// circ
module circ(clk, reset, pushin, Xin, Rin, pushout, Yout);
input clk,reset,pushin;
input [23:0] Xin,Rin;
output pushout;
output [23:0] Yout;
reg [23:0] Xl,Rl;
reg V1;
reg [47:0] X2,R2,diff,Diff;
reg V2;
reg V3;
reg [24:0] res;
reg [26:0] rv;
always @(posedge(clk) or posedge(reset)) begin
  if(reset) begin
    V1<=0;
    Xl<=0;
    Rl<=0;
  end else begin
    V1<= pushin;
    Xl<= Xin;
    Rl<= Rin;
  end
end
always @(posedge(clk) or posedge(reset)) begin
  if(reset) begin
    V2 <= 0;
    X2 <= 0;
    R2 <= 0;
  end else begin
    V2 <= V1;
    X2 <= Xl*Xl;
    R2 <= Rl*Rl;
  end
end
always @(posedge(clk) or posedge(reset)) begin
 if(reset) begin
  V3 <= 0;
  Diff <= 0;
 end else begin
  V3 <= V2;
  Diff <= R2-X2;
 end
end
integer ix;
always @(*) begin
 res=0;
 rv=0;
 diff=Diff;
 for(ix=0; ix < 24; ix=ix+1) begin 
   rv = { rv[24:0], diff[47:46] };
   diff={ diff[45:0],2'b0};
   if( { 1'b0,res[23:0],2'b1 } <= rv ) begin
     rv=rv - { 1'b0,res[23:0],2'b1 };
     res = { res[23:0],1'b1 };
   end else res= { res[23:0],1'b0 };
 end
end
assign pushout=V3;
assign Yout = res[23:0];
endmodule
Size: ~11000 cells after synthesis, about 190 flip-flops, ~76 I/O pins, ~75000 um2 of cells after synthesis.
==> flow/config.mk <==
export PLATFORM = sky130hd
export DESIGN_NAME = circ
export DESIGN_NICKNAME = circ
export VERILOG_FILES = /design/flow/design.v
export SDC_FILE = /design/flow/constraint.sdc
export NUM_CORES = 4
export LEC_CHECK = 0
export ABC_AREA = 1
export CAP_MARGIN = 20
export CORE_MARGIN = 2
export CORE_UTILIZATION = 72
export CTS_CLUSTER_DIAMETER = 192
export CTS_CLUSTER_SIZE = 100
export SLEW_MARGIN = 20
export TNS_END_PERCENT = 15
==> flow/constraint.sdc <==
create_clock -name core_clock -period 71.4 [get_ports {clk}]
set_input_delay 14.2800 -clock core_clock [delete_from_list [all_inputs] [get_ports {clk}]]
set_output_delay 14.2800 -clock core_clock [all_outputs]
set_load 0.01 [all_outputs]
run.sh (not shown) runs the stock make flow with config.mk's settings and CLKGATE_MAP_FILE=.
The baseline never finished: it broke off in global routing with ODB-0269.
Change:
CORE_UTILIZATION = 60   (was 72)
CTS_CLUSTER_DIAMETER = unset   (was 192)
CTS_CLUSTER_SIZE = unset   (was 100)
TNS_END_PERCENT = unset   (was 15)
clock period = 61.5 ns   (was 71.4 ns; I/O delays follow)
Outcome: This time the run went through all stages and came out clean. Die area goes up by 20%. Synthesized area is unchanged. Synthesized cell count is unchanged.
Change:
ABC_AREA = unset   (was 1)
CORE_UTILIZATION = 45   (was 60)
clock period = 71.4 ns   (was 61.5 ns; I/O delays follow)
After rerunning: The new run ran to the end with no violations. Non-clock buffer count went up by 258. Core utilization goes down by 13 points. Routed wire length goes down by 10%. Final cell count decreases by 15%. Die size grows by 24%. Setup slack is worse by 2.1 ns. Area after synthesis fell by 6.9%.
Change:
ABC_AREA = 1   (was unset)
CORE_UTILIZATION = 65   (was 45)
CTS_CLUSTER_DIAMETER = 379   (was unset)
clock period = 53.8 ns   (was 71.4 ns; I/O delays follow)
After rerunning: Count of clock-buffer cells in the layout fell by 1; routed wire length rose by 10%; via count rose by 19%; final area rose by 2.5%; setup slack improves by 0.52 ns; critical path depth fell by 51; final cell count rose by 17%; area after synthesis rose by 7.4%; non-clock buffer count fell by 154; global-route usage rose by 14 points.
Change:
ABC_AREA = unset   (was 1)
CTS_CLUSTER_DIAMETER = unset   (was 379)
clock period = 65.1 ns   (was 53.8 ns; I/O delays follow)
Effect:
- The new run finished but fails on negative setup slack
- sequential share of layout area came out lower by 0.18 points
- final area rises by a few percent
- core utilization increases by 8.0 points
- via count is lower by a few percent
- non-clock buffer count rises by 917
- sequential cell count does not change
- count of clock-buffer cells in the layout is unchanged
- synthesized cell count is lower by about a fifth

---

circ again, from the RTL that the note above started with.
Settings: LEC_CHECK=0, ABC_AREA=1, CAP_MARGIN=20, CORE_MARGIN=2, CORE_UTILIZATION=68, CTS_CLUSTER_DIAMETER=237, CTS_CLUSTER_SIZE=100, SLEW_MARGIN=20; clock period 88.9 ns.
Then changed:
- CORE_UTILIZATION: 68 -> 58
- CTS_CLUSTER_DIAMETER: 237 -> 344
- CTS_CLUSTER_SIZE: 100 -> unset
- HOLD_SLACK_MARGIN: unset -> 0.29
- clock period: 88.9 -> 43.5 ns (I/O delays scaled with it)
- With this change the flow produced a layout that fails on setup timing
- count of clock-buffer cells in the layout went up by 1
- via count goes up by about 7%
- setup slack degrades by 12 ns
- cell area rises by about 30%
- clock skew stays flat
- hold slack gets worse by 0.022 ns
- non-clock buffer count is higher by 2449
- critical path depth went down by 18
- core utilization increases by 8.6 points
- final cell count grows by 22%
Then changed:
- CORE_UTILIZATION: 58 -> 62
- CTS_CLUSTER_DIAMETER: 344 -> unset
- HOLD_SLACK_MARGIN: 0.29 -> unset
- clock period: 43.5 -> 88.9 ns (I/O delays scaled with it)
The changed run produced a clean layout.
Wire length falls by 11%.
Design area goes down by 24%.
Core utilization is lower by 15 points.
Die size came out lower by 6.4%.
Worst hold slack gains 0.0098 ns.
Sequential share of layout area goes up by 1.5 points.
Non-clock buffer count decreases by 2441.

---

oak:
circ again, from the RTL that the note above started with.
==> flow/config.mk <==
export PLATFORM = sky130hd
export DESIGN_NAME = circ
export DESIGN_NICKNAME = circ
export VERILOG_FILES = /design/flow/design.v
export SDC_FILE = /design/flow/constraint.sdc
export NUM_CORES = 4
export LEC_CHECK = 0
export CAP_MARGIN = 20
export CORE_MARGIN = 2
export CORE_UTILIZATION = 14
export SLEW_MARGIN = 20
==> flow/constraint.sdc <==
create_clock -name core_clock -period 124.0 [get_ports {clk}]
set_input_delay 24.8000 -clock core_clock [delete_from_list [all_inputs] [get_ports {clk}]]
set_output_delay 24.8000 -clock core_clock [all_outputs]
set_load 0.01 [all_outputs]
Edits applied to the flow inputs when going from oak to pine:
Settings: CORE_UTILIZATION now 71, was 14; the clock period (ns, I/O delays scaled along) now 50.0, was 124.0.
--- outcome ---
- The final weighted congestion in routability-driven placement of pine is higher than that of oak.
- Going from oak to pine, area fraction in full adders, half adders and majority gates comparable; post-CTS setup repair buffer count increased by 234 relative to the old numbers; number of sinks on the clock net neither gained nor lost much.
- oak completed every stage of the flow, and the final layout passed the timing, DRC and antenna checks.
- No final results exist for pine, since it was stopped by error GRT-0116 during global routing (5_1_grt).
- Die area delta (pine − oak): favourable
- Quantity of gates resized following cts in pine is 346 above oak.
- Compared with oak, in pine synthesis-stage register bit count now sits at about the same level; placed standard-cell area shows an increase of about 11%; die width shrank by 390 µm.
Modified inputs, birch compared to pine
Settings: CORE_UTILIZATION: 71 -> 40; TNS_END_PERCENT: unset -> 45; SLEW_MARGIN: 20 -> 10; the clock period (ns, I/O delays scaled along): 50.0 -> 80.0.
## What came out
Every stage of the flow completed for birch, and the final layout passed the timing, DRC and antenna checks. Looking only at floorplan utilization, and setting everything else aside, the higher value of birch and pine goes to pine. birch vs pine, count of instances resized after the clock tree is built went down by 325. Changes observed in birch relative to pine: cell count after synthesis shows no meaningful change, simple-gate area share of the yosys netlist neither gained nor lost much.
For maple, these inputs were changed with respect to birch:
Settings: TNS_END_PERCENT no longer set, was 45; SLEW_MARGIN now 20, was 10; the clock period (ns, I/O delays scaled along) now 77.1, was 80.0.
- The clock buffer and inverter area fraction after layout of birch and that of maple are within noise of each other.
- Summary of maple over birch: final routed wirelength across all metal layers now larger; count of inserted antenna diode cells now smaller; count of clock-net buffers in the final layout now smaller.
- From maple to birch, number of placed I/O pins did not move at all.
- Delta (maple minus birch): non-clock buffer count rose 44, first-pass GRT wire length rose 0.96%.
- Diff birch -> maple | design area | up slightly

---

Starting RTL as in the previous note.
export LEC_CHECK = 0
export ABC_AREA = 1
export CAP_MARGIN = 15
export CELL_PAD_IN_SITES_DETAIL_PLACEMENT = 0
export CORE_MARGIN = 2
export CORE_UTILIZATION = 72
export CTS_CLUSTER_DIAMETER = 216
export GPL_TIMING_DRIVEN = 1
export SETUP_SLACK_MARGIN = -2.0
export SLEW_MARGIN = 30
create_clock -name core_clock -period 45.5 [get_ports {clk}]
The baseline failed in global routing on GRT-0116.
Rerun with:
ABC_AREA = unset   (was 1)
CAP_MARGIN = 20   (was 15)
CELL_PAD_IN_SITES_DETAIL_PLACEMENT = unset   (was 0)
CORE_UTILIZATION = 68   (was 72)
CTS_CLUSTER_DIAMETER = unset   (was 216)
GPL_TIMING_DRIVEN = unset   (was 1)
SETUP_SLACK_MARGIN = unset   (was -2.0)
SLEW_MARGIN = 20   (was 30)
clock period = 124.0 ns   (was 45.5 ns; I/O delays follow)
The changed run completed without violations.
Die size went down by 1.4%.
Synthesized area went down by 6.9%.
Synthesized cell count went down by 23%.
Rerun with:
CORE_UTILIZATION = 40   (was 68)
clock period = 80.0 ns   (was 124.0 ns; I/O delays follow)
After rerunning: Critical path depth drops by 7; via count went down by 5.4%; worst hold slack got worse by 12 ps; cell area rises by 4.7%; die area climbs by 69%; non-clock buffer count climbs by 183; count of clock-buffer cells in the layout rose by 1; wire length decreases by 3.6%; register-to-register slack loses 43000 ps; core utilization went down by 27 points; global-route usage drops by 20 points.
Rerun with:
ABC_AREA = 1   (was unset)
CELL_PAD_IN_SITES_GLOBAL_PLACEMENT = 1   (was unset)
CORE_UTILIZATION = 53   (was 40)
CTS_CLUSTER_DIAMETER = 333   (was unset)
CTS_CLUSTER_SIZE = 99   (was unset)
PLACE_DENSITY_LB_ADDON = 0.27   (was unset)
SLEW_MARGIN = 0   (was 20)
The changed run completed with no timing, DRC or antenna violations.
Worst setup slack is worse by 300 ps.
Global-route usage goes up by 9.7 points.
Cell count goes up by 18%.
Via count goes up by 16%.
Core utilization goes up by 12 points.
Rerun with:
ABC_AREA = 0   (was 1)
PLACE_DENSITY = 0.8   (was unset)
PLACE_DENSITY_LB_ADDON = unset   (was 0.27)
SLEW_MARGIN = 40   (was 0)
Outcome: The changed run went through all stages and came out clean; area after synthesis falls by a few percent; final area falls by a few percent; core utilization rises by 1.9 points; via count falls by roughly a tenth.
